## adc_3008
module adc_3008(clk, rst, cs, mosi, sck, miso, start, seg0, seg1, seg2, seg3, seg4, seg5);
For scale: about 1900 cells after synthesis, roughly 160 flip-flops, roughly 55 I/O pins, ~14000 sq um of cells after synthesis.
clock: 11.4 ns
lec_check: 0
abc_area: 1
cap_margin: 20
core_margin: 2
core_utilization: 72
cts_cluster_diameter: 93
place_density_lb_addon: 0.28
setup_slack_margin: 3.02
slew_margin: 20
run.sh (not shown) runs the stock make flow with config.mk's settings and CLKGATE_MAP_FILE=.
The starting point died in global routing with GRT-0232.
Then changed:
==> flow/config.mk (replaced) <==
export PLATFORM = sky130hd
export DESIGN_NAME = adc_3008
export DESIGN_NICKNAME = adc_3008
export VERILOG_FILES = /design/flow/design.v
export SDC_FILE = /design/flow/constraint.sdc
export NUM_CORES = 4
export LEC_CHECK = 0
export CAP_MARGIN = 20
export CORE_MARGIN = 2
export CORE_UTILIZATION = 36
export SLEW_MARGIN = 20
==> flow/constraint.sdc (replaced) <==
create_clock -name core_clock -period 12.6 [get_ports {clk}]
set_input_delay 2.5200 -clock core_clock [delete_from_list [all_inputs] [get_ports {clk}]]
set_output_delay 2.5200 -clock core_clock [all_outputs]
set_load 0.01 [all_outputs]
The new run completed with no timing, DRC or antenna violations.
Synthesized cell count goes down by 17%.
Area after synthesis goes up by 0.48%.
Die area goes up by 98%.
Then changed:
--- a/flow/config.mk
+++ b/flow/config.mk
@@ -6,6 +6,8 @@
 export NUM_CORES = 4
 export LEC_CHECK = 0
+export ABC_AREA = 1
 export CAP_MARGIN = 20
 export CORE_MARGIN = 2
-export CORE_UTILIZATION = 36
+export CORE_UTILIZATION = 66
+export CTS_CLUSTER_DIAMETER = 79
 export SLEW_MARGIN = 20
==> flow/constraint.sdc (replaced) <==
create_clock -name core_clock -period 7.0 [get_ports {clk}]
set_input_delay 1.4000 -clock core_clock [delete_from_list [all_inputs] [get_ports {clk}]]
set_output_delay 1.4000 -clock core_clock [all_outputs]
set_load 0.01 [all_outputs]
What happened: With this change the flow ran to the end with violations: setup timing; utilization rises by 48 points; cell area rises by 17%; count of clock-buffer cells in the layout falls by 3.

========
lane 1:
adc_3008 again, from the RTL that the note above started with.
clock: 9.27 ns
lec_check: 0
abc_area: 1
cap_margin: 20
core_aspect_ratio: 1.05
core_margin: 2
core_utilization: 72
cts_cluster_diameter: 222
cts_cluster_size: 72
slew_margin: 20
global routing: lane 1 exited with error
[inputs] lane 2 vs lane 1
diff --git a/flow/config.mk b/flow/config.mk
--- a/flow/config.mk
+++ b/flow/config.mk
@@ -10,6 +10,5 @@
 export CORE_ASPECT_RATIO = 1.05
 export CORE_MARGIN = 2
-export CORE_UTILIZATION = 72
-export CTS_CLUSTER_DIAMETER = 222
-export CTS_CLUSTER_SIZE = 72
+export CORE_UTILIZATION = 19
+export SETUP_SLACK_MARGIN = 2.23
 export SLEW_MARGIN = 20
Results
- From the logs: lane 2 reached the end of the flow and failed the layout checks with setup timing.
- Relative to lane 1, initial standard-cell utilization of the core decreased by 54 points in lane 2.
- [compare] base=lane 1 new=lane 2: post-CTS repair timing setup buffer count +29; die width has increased.
For lane 3, these inputs were changed with respect to lane 2:
==> flow/config.mk <==
export PLATFORM = sky130hd
export DESIGN_NAME = adc_3008
export DESIGN_NICKNAME = adc_3008
export VERILOG_FILES = /design/flow/design.v
export SDC_FILE = /design/flow/constraint.sdc
export NUM_CORES = 4
export LEC_CHECK = 0
export CAP_MARGIN = 20
export CORE_MARGIN = 2
export CORE_UTILIZATION = 40
export SLEW_MARGIN = 20
==> flow/constraint.sdc <==
create_clock -name core_clock -period 20.0 [get_ports {clk}]
set_input_delay 4.0000 -clock core_clock [delete_from_list [all_inputs] [get_ports {clk}]]
set_output_delay 4.0000 -clock core_clock [all_outputs]
set_load 0.01 [all_outputs]
[summary]
- Lane 3 went all the way through synthesis, placement and routing and the layout is clean on timing, DRC and antenna.
- In the reports for lane 3 and lane 2, the larger fraction of area in registers belongs to lane 3.
- Lane 2 reports its startpoint of the worst setup timing path as data_out[2]$_DFFE_PP0P_ while lane 3 reports data_out[7]$_DFFE_PP0P_.
- Cell row count for lane 3 is lower than for lane 2.
- Comparing lane 3 and lane 2, the higher growth of design area from synthesis to finish is on lane 2.
- On setup TNS: between lane 3 and lane 2, it ends up higher for lane 3.
- Sort lane 3 and lane 2 by final cycle utilization of the critical path, descending, and lane 2 comes first.
- First-pass GRT wire length | lane 3 below lane 2
- Going from lane 2 to lane 3, global routing usage on met3 grows by 1.2 points.
- Measured against each other, lane 3 and lane 2 differ in instance tally after logic synthesis, the lower figure coming from lane 3.
- Switching share of power (lane 3 over lane 2): decrease, 0.93 points
- Estimated wirelength of the detail-placed design on lane 3 is ahead of lane 2.
- Lane 2 reports its dominant non-sequential cell family after synthesis as simple AND/OR/NAND/NOR gates while lane 3 reports AND-OR/OR-AND gates.
Input changes introduced in lane 4 (baseline for comparison: lane 3):
diff --git a/flow/config.mk b/flow/config.mk
--- a/flow/config.mk
+++ b/flow/config.mk
@@ -6,6 +6,12 @@
 export NUM_CORES = 4
 export LEC_CHECK = 0
+export ABC_AREA = 1
 export CAP_MARGIN = 20
 export CORE_MARGIN = 2
-export CORE_UTILIZATION = 40
+export CORE_UTILIZATION = 55
+export CTS_CLUSTER_DIAMETER = 309
+export CTS_CLUSTER_SIZE = 93
+export HOLD_SLACK_MARGIN = -0.1
+export SETUP_SLACK_MARGIN = 4.19
 export SLEW_MARGIN = 20
+export TNS_END_PERCENT = 15
[summary]
- Compared with lane 3, in lane 4 via count rose by about 3%; die footprint fell by 27%.
- In lane 4 relative to lane 3, wire length on met1 had gone down by a few percent.
- After synthesis and placement, the instance count of lane 4 is above that of lane 3.
- Worst hold slack for lane 4: 0.011 ns up relative to lane 3
- Diff lane 3..lane 4 | count of pins over their slew limit | unchanged
Here is what was changed in the inputs of lane 5 compared with lane 4.
==> flow/config.mk <==
export PLATFORM = sky130hd
export DESIGN_NAME = adc_3008
export DESIGN_NICKNAME = adc_3008
export VERILOG_FILES = /design/flow/design.v
export SDC_FILE = /design/flow/constraint.sdc
export NUM_CORES = 4
export LEC_CHECK = 0
export CAP_MARGIN = 20
export CORE_ASPECT_RATIO = 1.88
export CORE_MARGIN = 2
export CORE_UTILIZATION = 57
export CTS_CLUSTER_DIAMETER = 223
export CTS_CLUSTER_SIZE = 95
export SLEW_MARGIN = 20
export TNS_END_PERCENT = 25
### Flow results
Going from lane 4 to lane 5, die area decreased 720 um^2; global-route usage increased 5.0 points; power density over the cells essentially unchanged.
Overall via count from detail_route delta (lane 5 -> lane 4): insignificant
Taking lane 4 over lane 5, the horizontal extent of the die ratio works out to 1.4.
Compared with lane 4, in lane 5 number of top-level design ports has remained practically unchanged; slew of the pin with the lowest slew margin has increased.
Relative to lane 4, cell area after synthesis increased by 0.48% in lane 5.
Power is estimated from default activity; no workload was simulated.
